## mult16_top
module mult16_top (
  input         clk,
  input  [15:0] a,
  input  [15:0] b,
  output [31:0] p
);
Settings: LEC_CHECK=0, CAP_MARGIN=0, CORE_ASPECT_RATIO=0.5, CORE_MARGIN=2, CORE_UTILIZATION=40, SETUP_SLACK_MARGIN=-1.43, SLEW_MARGIN=20, TNS_END_PERCENT=20; clock period 15.0 ns.
run.sh (not shown) runs the stock make flow with config.mk's settings and CLKGATE_MAP_FILE=.
The starting point finished clean.
Then changed:
Settings changed: CAP_MARGIN 0 to 20, CORE_ASPECT_RATIO 0.5 to default, CTS_CLUSTER_SIZE from default to 100, SETUP_SLACK_MARGIN -1.43 to default, TNS_END_PERCENT 20 to 10.
Result:
- design area is about the same
- area after synthesis is unchanged
- worst setup slack improved by 31 ps

* * *

violet:
mult16_top again, from the RTL that the note above started with.
Settings: LEC_CHECK=0, CAP_MARGIN=20, CORE_MARGIN=2, CORE_UTILIZATION=72, CTS_CLUSTER_DIAMETER=142, PLACE_DENSITY=0.4, SETUP_SLACK_MARGIN=3.41, SLEW_MARGIN=20; clock period 12.0 ns.
Layout checks on violet: not met. Flow itself completed; violations: negative setup slack.
Changes in xenon relative to violet:
Settings: CORE_UTILIZATION now 58, was 72; CTS_CLUSTER_DIAMETER no longer set, was 142; PLACE_DENSITY no longer set, was 0.4; SETUP_SLACK_MARGIN no longer set, was 3.41; the clock period (ns, I/O delays scaled along) now 7.9, was 12.0.
### Flow results
Between violet and xenon, overall routing resource usage decreased. In the flow results for xenon and violet, the fraction of cell area in non-clock buffers is smaller on violet. violet → xenon: via count of the first global-routing pass neither gained nor lost much; maximum operating frequency grew by about 0.6%. Compare xenon and violet | worst endpoint required time higher: violet. Delta (xenon minus violet): number of buffers other than clock buffers in the final layout higher, detailed placer's ending HPWL decreased by 3.9% relative to the old numbers. From the logs: xenon reached the end of the flow and failed the layout checks with negative setup slack. In the reports for xenon and violet, the larger maximum fanout count along the critical path belongs to violet. xenon vs. violet: amount of wire on met2 after detailed routing now smaller, via count now smaller.
#### Input delta (yarrow over xenon)
Settings: SETUP_SLACK_MARGIN: unset -> 4.25; CORE_UTILIZATION: 58 -> 40; the clock period (ns, I/O delays scaled along): 7.9 -> 14.2.
==> results <==
yarrow: done, clean on timing, DRC and antenna
Compared with xenon, yarrow shows height of the die that has gone up by more than 10%.
On share of the clock period used by the worst path: between xenon and yarrow, it ends up higher for xenon.
Delta (yarrow minus xenon): final critical-path setup slack increased by 6230 ps relative to the old numbers, first-pass GRT wire length now larger, time the worst path needs with I/O delays and setup rose by 65 ps.
Detailed-route wire length (yarrow over xenon): increase, 3.8%
Changes in maple relative to yarrow:
Settings: clearing SETUP_SLACK_MARGIN, which used to be 4.25; putting CORE_ASPECT_RATIO at 0.85 where nothing was set; putting GPL_TIMING_DRIVEN at 0 where nothing was set; swapping 14.2 for 15.0 in the clock period (ns, I/O delays scaled along).
==> results <==
maple finished end to end and its layout was clean on timing, DRC and antenna. Comparing yarrow and maple, the higher post-route minimum period was measured on maple. Re number of placement rows: maple is about 8% down on yarrow. maple ends up with a number of well taps that is 20 lower than in yarrow.
--- input diff maple..willow ---
Settings: SETUP_SLACK_MARGIN: unset -> -1.48; CORE_ASPECT_RATIO: 0.85 -> unset; TNS_END_PERCENT: unset -> 15; GPL_TIMING_DRIVEN: 0 -> unset.
==> results <==
- Between maple and willow, the cell count went down.
- Relative to maple, the first-pass GRT wire length of willow is lower by about 11%.
- willow vs. maple: sequential fraction of the synthesis area ~0 delta; cell area after layout went down; arrival time at the worst endpoint neither gained nor lost much.
Modified inputs, garnet compared to willow
Settings: an added MAX_ROUTING_LAYER of met4; a change of CAP_MARGIN from 20 to 25; a change of SETUP_SLACK_MARGIN from -1.48 to 4.38; a change of CORE_UTILIZATION from 40 to 50; an added MIN_ROUTING_LAYER of met2; an added PLACE_DENSITY_LB_ADDON of 0.26; a deleted TNS_END_PERCENT that had been 15.
Findings:
Every stage of garnet finished as expected; the final checks, on the other hand, flagged design-rule violations, which means the layout fails.
willow completed end to end with timing, DRC and antenna clean.
Of willow and garnet, the run reporting the higher die span in y was willow.
Looking at achievable frequency, garnet sits 8.8 MHz above willow.
In garnet the final cycle utilization of the critical path turned out 10 points lower than in willow.

* * *

mult16_top again, from the RTL that the note above started with.
Settings: LEC_CHECK=0, CAP_MARGIN=40, CORE_ASPECT_RATIO=0.71, CORE_MARGIN=2, CORE_UTILIZATION=72, CTS_CLUSTER_DIAMETER=96, PLACE_DENSITY_LB_ADDON=0.06, SETUP_SLACK_MARGIN=1.0, SLEW_MARGIN=20; clock period 12.2 ns.
The baseline completed and failed the layout checks on setup timing.
Rerun with:
Settings changed: CAP_MARGIN 40 to 0, CORE_ASPECT_RATIO 0.71 to not set, CTS_CLUSTER_SIZE set to 79, SETUP_SLACK_MARGIN 1.0 to 3.54.
The new run finished but fails on setup timing. Via count went down by a few percent. Die size stays flat. Clock-buffer cell count went up by 3. Synthesized cell count is unchanged. Worst setup slack improved by 51 ps. Critical path depth stays the same. Synthesized area stays the same. Cell count went up slightly. Register-to-register slack improved by 50 ps.
Rerun with:
Settings changed: ABC_AREA set to 1, CAP_MARGIN 0 to 20, CTS_CLUSTER_DIAMETER 96 to 348, CTS_CLUSTER_SIZE 79 to not set, PLACE_DENSITY_LB_ADDON 0.06 to not set, SETUP_SLACK_MARGIN 3.54 to not set.
Clock period 12.2 ns to 6.15 ns, I/O delays scaled along.
Effect: The changed run ran to the end with violations: setup timing; synthesized area went up by 4.1%; core utilization went up by 0.36 points; clock-buffer cell count went down by 1; setup slack is worse by 6000 ps; wire length went up by 10%; register-to-register slack is worse by 6000 ps; sequential share of layout area went down by 0.67 points; global-route usage went up by 0.60 points; non-clock buffer count went up by 37.
Rerun with:
Settings changed: ABC_AREA 1 to not set, CORE_UTILIZATION 72 to 66, CTS_CLUSTER_DIAMETER 348 to not set.
Clock period 6.15 ns to 12.2 ns, I/O delays scaled along.
=> The new run produced a layout that fails on setup timing; final cell count shrinks by a little under a tenth; worst setup slack gains 6000 ps; wire length shrinks by about a fifth.

* * *

mult16_top again, from the RTL that the note above started with.
==> flow/design.v (excerpt) <==
module mult16_top (
  input         clk,
  input  [15:0] a,
  input  [15:0] b,
  output [31:0] p
);
export LEC_CHECK = 0
export ABC_AREA = 0
export CAP_MARGIN = 20
export CORE_MARGIN = 2
export CORE_UTILIZATION = 72
export CTS_CLUSTER_DIAMETER = 348
export CTS_CLUSTER_SIZE = 96
export SETUP_SLACK_MARGIN = 0.69
export SLEW_MARGIN = 20
create_clock -name core_clock -period 6.15 [get_ports {clk}]
The starting point finished but fails on negative setup slack.
==> next run, changes <==
Settings changed: ABC_AREA 0 to unset, CTS_CLUSTER_DIAMETER 348 to unset, CTS_CLUSTER_SIZE 96 to unset, PLACE_DENSITY set to 0.68, SETUP_SLACK_MARGIN 0.69 to unset.
Clock period 6.15 ns to 12.0 ns, I/O delays scaled along.
- The new run reached the layout checks and failed them: negative setup slack
- via count shrinks by about 6%
- routed wire length shrinks by 19%
- area after synthesis stays the same
- cell count shrinks by about 3%
- clock skew shrinks by 0.0039 ns
- count of clock-buffer cells in the layout shrinks by 1
- utilization shrinks by 3.8 points

* * *

Starting RTL as in the previous note.
export LEC_CHECK = 0
export ABC_AREA = 1
export CAP_MARGIN = 40
export CELL_PAD_IN_SITES_DETAIL_PLACEMENT = 0
export CELL_PAD_IN_SITES_GLOBAL_PLACEMENT = 2
export CORE_ASPECT_RATIO = 1.44
export CORE_MARGIN = 3
export CORE_UTILIZATION = 59
export GPL_ROUTABILITY_DRIVEN = 1
export GPL_TIMING_DRIVEN = 0
export HOLD_SLACK_MARGIN = 0.13
export MAX_ROUTING_LAYER = met5
export MIN_ROUTING_LAYER = met2
export PLACE_DENSITY = 0.8
export SLEW_MARGIN = 20
create_clock -name core_clock -period 7.91 [get_ports {clk}]
The first run stopped in global placement, error GPL-0301.
Rerun with:
Settings changed: ABC_AREA 1 to default, CAP_MARGIN 40 to 20, CELL_PAD_IN_SITES_DETAIL_PLACEMENT 0 to default, CELL_PAD_IN_SITES_GLOBAL_PLACEMENT 2 to default, CORE_ASPECT_RATIO 1.44 to default, CORE_MARGIN 3 to 2, CORE_UTILIZATION 59 to 70, GPL_ROUTABILITY_DRIVEN 1 to default, GPL_TIMING_DRIVEN 0 to default, HOLD_SLACK_MARGIN 0.13 to default, MAX_ROUTING_LAYER met5 to default, MIN_ROUTING_LAYER met2 to default, PLACE_DENSITY 0.8 to default.
Clock period 7.91 ns to 3.75 ns, I/O delays scaled along.
- The changed run finished but fails on setup timing
- synthesized cell count fell by a little under a tenth
- area after synthesis falls by a few percent
- die size drops by about a fifth

* * *

== onyx ==
Starting RTL as in the previous note.
clock: 5.59 ns
lec_check: 0
cap_margin: 20
core_margin: 2
core_utilization: 63
slew_margin: 20
The layout from onyx, despite a flow that completed every stage, fails the layout checks, with the failing checks listed as negative setup slack.
Edits applied to the flow inputs when going from onyx to harbor:
Settings: CORE_UTILIZATION changed from 63 to 68; ABC_AREA newly set to 1; the clock period (ns, I/O delays scaled along) changed from 5.59 to 21.7.
==> comparison <==
- harbor closes out successfully: all stages finished, all timing, DRC and antenna checks passed.
- Going from onyx to harbor, post-placement cell count saw a decrease, clock slew at the register clock pins of the worst setup and hold paths saw little to no change, clock distribution area overhead in the final layout saw little to no change, period utilization saw a decrease.
- Between onyx and harbor, via count is higher for onyx, harbor comes in under that.
[inputs] indigo vs harbor
Settings: swapping 68 for 72 in CORE_UTILIZATION; putting SETUP_SLACK_MARGIN at 1.19 where nothing was set; swapping 21.7 for 6.15 in the clock period (ns, I/O delays scaled along).
### Flow results
- indigo: flow complete, layout not clean; failing: negative setup slack
- Diff harbor -> indigo | maximum frequency | up by more than 10%
- Per the comparison of indigo with harbor, critical path depth did not really move, filler cell count in the final layout saw a decrease, clock period minus final worst setup slack fell 1630 ps, overall via count from detail_route rose by about 9%.
- Diff harbor -> indigo: final design area excluding fillers up 660 um^2; setup slack -13920 ps; via count of the first global-routing pass grew by about 9%; global router's overall resource usage climbed 4.0 points.
Changes in cedar relative to indigo:
Settings: removing SETUP_SLACK_MARGIN (formerly 1.19); setting PLACE_DENSITY to 0.67 for the first time; removing ABC_AREA (formerly 1); changing the clock period (ns, I/O delays scaled along) from 6.15 to 12.1.
Of indigo and cedar, none finishes clean. Although it ran to completion, indigo produced a layout that fails the final checks because of negative setup slack. Although it ran to completion, cedar produced a layout that fails the final checks because of negative setup slack. Comparing indigo and cedar, the higher net count after synthesis was measured on indigo. cedar has worst setup slack above what indigo had.
Modified inputs, quartz compared to cedar
Settings: putting HOLD_SLACK_MARGIN at -0.09 where nothing was set; putting CORE_ASPECT_RATIO at 0.71 where nothing was set; putting MAX_ROUTING_LAYER at met5 where nothing was set; putting CTS_CLUSTER_SIZE at 33 where nothing was set; putting SETUP_SLACK_MARGIN at 0.96 where nothing was set; putting ABC_AREA at 0 where nothing was set; swapping 20 for 40 in CAP_MARGIN; putting CELL_PAD_IN_SITES_DETAIL_PLACEMENT at 0 where nothing was set; swapping 0.67 for 0.64 in PLACE_DENSITY.
==> comparison <==
quartz vs. cedar: fraction of the core area covered by cells at the end of the flow went up by 1.8 points.
quartz vs cedar — final clock period utilization by the worst path dropped 0.29 points.
Data-path buffer share of cell area in the final layout: quartz vs cedar — no meaningful difference
[flow] quartz | stages: complete | final checks: fail | reason: negative setup slack
Diff cedar -> quartz: time the final worst path needs with I/O delays and setup saw a decrease, detailed route wirelength on metal2 saw an increase.
### quartz -> nickel
Settings: removing CTS_CLUSTER_SIZE (formerly 33); removing HOLD_SLACK_MARGIN (formerly -0.09).
Notes after the runs:
Headroom to the max-slew limit: quartz vs nickel identical. Violation count after the first detailed-route iteration of quartz is on par with nickel. [compare] base=quartz new=nickel: global routing met1 resource utilization ~0 delta; setup slack shows no meaningful change; number of cells in Yosys stat roughly the same; register area shows no meaningful change. Finished, but not clean: nickel, with negative setup slack.
